==> inputs of build 47 <==
## pcie_pio_ctrl
module pcie_pio_ctrl (
  input          clk,
  input          reset,
  input          tvalid,
  input  [63:0]  tdata,
  output         tready,
  input  [7:0]   tstrb,
  input  [21:0]  tuser,
  input          tlast,
  output [7:0]   cfg_addr,
  output [31:0]  cfg_wr_data,
  output         cfg_rd_cmd,
  output         cfg_wr_cmd,
  input  [31:0]  cfg_rd_data,
  input          cfg_valid,
  output         fifo0_wr_cmd,
  output [131:0] fifo0_wr_data,
  input          fifo0_empty_flag,
  input          fifo0_full_flag,
  input          fifo0_prog_full_flag,
  input          fifo1_full_flag,
  input          fifo1_empty_flag,
  output         fifo1_rd_cmd,
  input  [131:0] fifo1_rd_data,
  input  [7:0]   cfg_bus_number,
  input  [4:0]   cfg_device_number,
  input  [2:0]   cfg_function_number,
  input          lnk_up,
  input          cfg_to_turnoff,
  output         cfg_to_turnoff_ok,
  output         tx_tvalid,
  output [63:0]  tx_tdata,
  input          tx_tready,
  output [7:0]   tx_tstrb,
  output         tx_tlast
);
clock: 2.81 ns
lec_check: 0
cap_margin: 20
core_margin: 2
core_utilization: 72
cts_cluster_size: 95
setup_slack_margin: 0.36
slew_margin: 20
tns_end_percent: 5
run.sh (not shown) runs the stock make flow with config.mk's settings and CLKGATE_MAP_FILE=.
==> trial 3: changes against build 47 <==
--- a/flow/config.mk
+++ b/flow/config.mk
@@ -9,6 +9,4 @@
 export CORE_MARGIN = 2
 export CORE_UTILIZATION = 72
-export CTS_CLUSTER_SIZE = 95
-export SETUP_SLACK_MARGIN = 0.36
+export SETUP_SLACK_MARGIN = -0.28
 export SLEW_MARGIN = 20
-export TNS_END_PERCENT = 5
==> trial 68: changes against build 47 <==
--- a/flow/config.mk
+++ b/flow/config.mk
@@ -8,7 +8,5 @@
 export CAP_MARGIN = 20
 export CORE_MARGIN = 2
-export CORE_UTILIZATION = 72
-export CTS_CLUSTER_SIZE = 95
-export SETUP_SLACK_MARGIN = 0.36
+export CORE_UTILIZATION = 62
+export CTS_CLUSTER_DIAMETER = 262
 export SLEW_MARGIN = 20
-export TNS_END_PERCENT = 5
==> flow/constraint.sdc (replaced) <==
create_clock -name core_clock -period 4.26 [get_ports {clk}]
set_input_delay 0.8520 -clock core_clock [delete_from_list [all_inputs] [get_ports {clk}]]
set_output_delay 0.8520 -clock core_clock [all_outputs]
set_load 0.01 [all_outputs]
==> report_table.html <==
<h3>Flow metrics</h3>
<table>
<tr><th>Metric</th><th>Value</th></tr>
<tr><th colspan="2">Run status</th></tr>
<tr><td>Blocking Checks</td><td>negative setup slack</td></tr>
<tr><td>Outcome</td><td>failed layout checks</td></tr>
<tr><th colspan="2">Timing</th></tr>
<tr><td>Clock Skew</td><td>0.02368 ns</td></tr>
<tr><td>Setup-violating endpoint count in the final report</td><td>1</td></tr>
<tr><td>PnR worst setup slack</td><td>-0.06597 ns</td></tr>
<tr><th colspan="2">Critical path</th></tr>
<tr><td>Count of cell instances traversed by the critical path</td><td>7</td></tr>
<tr><th colspan="2">Min path</th></tr>
<tr><td>Worst min-delay path startpoint</td><td>reset</td></tr>
<tr><th colspan="2">Power</th></tr>
<tr><td>Sequential power share</td><td>52.2%</td></tr>
<tr><th colspan="2">Routing</th></tr>
<tr><td>Routed wire per std cell</td><td>28.67 um</td></tr>
<tr><th colspan="2">Final layout</th></tr>
<tr><td>Sequential share of cell area</td><td>51.61%</td></tr>
<tr><td>P&amp;R area growth vs syn</td><td>19.54%</td></tr>
<tr><th colspan="2">CTS</th></tr>
<tr><td>Later-pin clock latency in the skew report</td><td>0.75 ns</td></tr>
</table>
the above is filed under trial 3

==> report_table.html <==
<h3>Flow metrics</h3>
<table>
<tr><th>Metric</th><th>Value</th></tr>
<tr><th colspan="2">Run status</th></tr>
<tr><td>Outcome</td><td>no timing/DRC/antenna violations</td></tr>
<tr><th colspan="2">Min path</th></tr>
<tr><td>Worst min-delay path startpoint</td><td>reset</td></tr>
<tr><th colspan="2">Critical path</th></tr>
<tr><td>Count of cell instances traversed by the critical path</td><td>6</td></tr>
<tr><th colspan="2">Timing</th></tr>
<tr><td>Setup-violating endpoint count in the final report</td><td>0</td></tr>
<tr><td>Clock Skew</td><td>0.03012 ns</td></tr>
<tr><td>PnR worst setup slack</td><td>0.2954 ns</td></tr>
</table>
the above is filed under build 47

==> report_table.html <==
<h3>Flow metrics</h3>
<table>
<tr><th>Metric</th><th>Value</th></tr>
<tr><th colspan="2">Timing</th></tr>
<tr><td>PnR worst setup slack</td><td>0.7637 ns</td></tr>
<tr><td>Clock Skew</td><td>0.02796 ns</td></tr>
<tr><td>Setup-violating endpoint count in the final report</td><td>0</td></tr>
<tr><th colspan="2">Power</th></tr>
<tr><td>Overall power of the completed layout</td><td>0.02847 W</td></tr>
<tr><td>Sequential power share</td><td>52.0%</td></tr>
<tr><th colspan="2">Run status</th></tr>
<tr><td>Outcome</td><td>no timing/DRC/antenna violations</td></tr>
<tr><th colspan="2">Final layout</th></tr>
<tr><td>Combinational share of cell area</td><td>29.94%</td></tr>
<tr><td>P&amp;R area growth vs syn</td><td>18.51%</td></tr>
<tr><td>Sequential share of cell area</td><td>52.06%</td></tr>
<tr><th colspan="2">Critical path</th></tr>
<tr><td>Count of cell instances traversed by the critical path</td><td>7</td></tr>
<tr><th colspan="2">Synthesis</th></tr>
<tr><td>Post-synthesis sequential element count</td><td>1432</td></tr>
<tr><th colspan="2">Routing</th></tr>
<tr><td>Routed wire per std cell</td><td>27.61 um</td></tr>
</table>
the above is filed under trial 68


==> run a: inputs <==
Starting RTL as in the previous note.
clock: 5.67 ns
lec_check: 0
abc_area: 1
cap_margin: 30
cell_pad_in_sites_detail_placement: 0
core_aspect_ratio: 0.51
core_margin: 3
core_utilization: 36
cts_cluster_size: 97
gpl_routability_driven: 0
gpl_timing_driven: 1
place_density_lb_addon: 0.27
slew_margin: 20
tns_end_percent: 10
==> run b (differences from run a) <==
- ABC_AREA: 1 -> unset
- CAP_MARGIN: 30 -> 20
- CELL_PAD_IN_SITES_DETAIL_PLACEMENT: 0 -> unset
- CORE_ASPECT_RATIO: 0.51 -> unset
- CORE_MARGIN: 3 -> 2
- CORE_UTILIZATION: 36 -> 59
- CTS_CLUSTER_SIZE: 97 -> unset
- GPL_ROUTABILITY_DRIVEN: 0 -> unset
- GPL_TIMING_DRIVEN: 1 -> unset
- PLACE_DENSITY_LB_ADDON: 0.27 -> unset
- TNS_END_PERCENT: 10 -> unset
==> flow/constraint.sdc (replaced) <==
create_clock -name core_clock -period 4.52 [get_ports {clk}]
set_input_delay 0.9040 -clock core_clock [delete_from_list [all_inputs] [get_ports {clk}]]
set_output_delay 0.9040 -clock core_clock [all_outputs]
set_load 0.01 [all_outputs]
==> run c (differences from run a) <==
- ABC_AREA: 1 -> unset
- CAP_MARGIN: 30 -> 20
- CELL_PAD_IN_SITES_DETAIL_PLACEMENT: 0 -> unset
- CORE_ASPECT_RATIO: 0.51 -> unset
- CORE_MARGIN: 3 -> 2
- CORE_UTILIZATION: 36 -> 40
- CTS_CLUSTER_SIZE: 97 -> unset
- GPL_ROUTABILITY_DRIVEN: 0 -> unset
- GPL_TIMING_DRIVEN: 1 -> unset
- PLACE_DENSITY_LB_ADDON: 0.27 -> unset
- SETUP_SLACK_MARGIN: unset -> -0.38
- TNS_END_PERCENT: 10 -> unset
==> flow/constraint.sdc (replaced) <==
create_clock -name core_clock -period 5.05 [get_ports {clk}]
set_input_delay 1.0100 -clock core_clock [delete_from_list [all_inputs] [get_ports {clk}]]
set_output_delay 1.0100 -clock core_clock [all_outputs]
set_load 0.01 [all_outputs]
==> run d (differences from run a) <==
- CAP_MARGIN: 30 -> 20
- CELL_PAD_IN_SITES_DETAIL_PLACEMENT: 0 -> unset
- CORE_ASPECT_RATIO: 0.51 -> unset
- CORE_MARGIN: 3 -> 2
- CORE_UTILIZATION: 36 -> 68
- CTS_CLUSTER_SIZE: 97 -> unset
- GPL_ROUTABILITY_DRIVEN: 0 -> unset
- GPL_TIMING_DRIVEN: 1 -> unset
- PLACE_DENSITY_LB_ADDON: 0.27 -> unset
- TNS_END_PERCENT: 10 -> unset
==> flow/constraint.sdc (replaced) <==
create_clock -name core_clock -period 13.8 [get_ports {clk}]
set_input_delay 2.7600 -clock core_clock [delete_from_list [all_inputs] [get_ports {clk}]]
set_output_delay 2.7600 -clock core_clock [all_outputs]
set_load 0.01 [all_outputs]
==> GITHUB_STEP_SUMMARY <==
## Implementation flow summary

| Metric | Value |
|---|---|
| Non-Clock Inverter Count | 734 |
| Busiest layer in global routing | met2 |
| Drt pass-1 iters | 7 |
| Sequential Area | ~0.037 mm² |
| Share of power burned in registers | a little over half |
| Worst Hold Launch | u_enc.fifo1_rd_cmd |
| Startpoint types | input pin |
| CP required | 14.18 ns |
| Fin nets | approximately 7,600 |
| Tapcell count | between 1,000 and 1,500 |
| Pwr/cell area | between 100 and 150 mW/mm² |
| Outcome | complete, no violations |
| Core Util at FP | roughly 70% |
| Syn Nets | 7,307 |
| Comb pwr | approximately 350 µW |
| Final setup skew | ~0.021 ns |
Source of the figures above: run d

==> GITHUB_STEP_SUMMARY <==
## Implementation flow summary

| Metric | Value |
|---|---|
| Comb pwr | 837 µW |
| Sequential Area | approximately 0.037 mm² |
| Final setup skew | between 0.02 and 0.03 ns |
| Non-Clock Inverter Count | 30 |
| Syn Nets | about 5,300 |
| CP required | just under 5 ns |
| Startpoint types | flop |
| Outcome | complete, no violations |
| Share of power burned in registers | approximately half |
| Fin nets | ~5,700 |
Source of the figures above: run b

==> GITHUB_STEP_SUMMARY <==
## Implementation flow summary

| Metric | Value |
|---|---|
| Sequential Area | about 0.037 mm² |
| Core Util at FP | between 30% and 40% |
| Final setup skew | 0.03647 ns |
| Worst Hold Launch | u_dec.fifo0_wr_data[65] |
| Outcome | complete, no violations |
| Pwr/cell area | approximately 280 mW/mm² |
| Busiest layer in global routing | met1 |
| Non-Clock Inverter Count | around 730 |
| Syn Nets | about 7,300 |
Source of the figures above: run a

==> GITHUB_STEP_SUMMARY <==
## Implementation flow summary

| Metric | Value |
|---|---|
| Final setup skew | roughly 0.037 ns |
| Outcome | complete, no violations |
| Syn Nets | 5,346 |
| Busiest layer in global routing | met2 |
| Fin nets | 5,667 |
| Sequential Area | 0.03720 mm² |
| Drt pass-1 iters | 9 |
| Startpoint types | input pin |
| Worst Hold Launch | u_a4ls.rfrdaddr[1] |
Source of the figures above: run c

Power figures rest on the tool's default switching activity, not on a simulated workload.
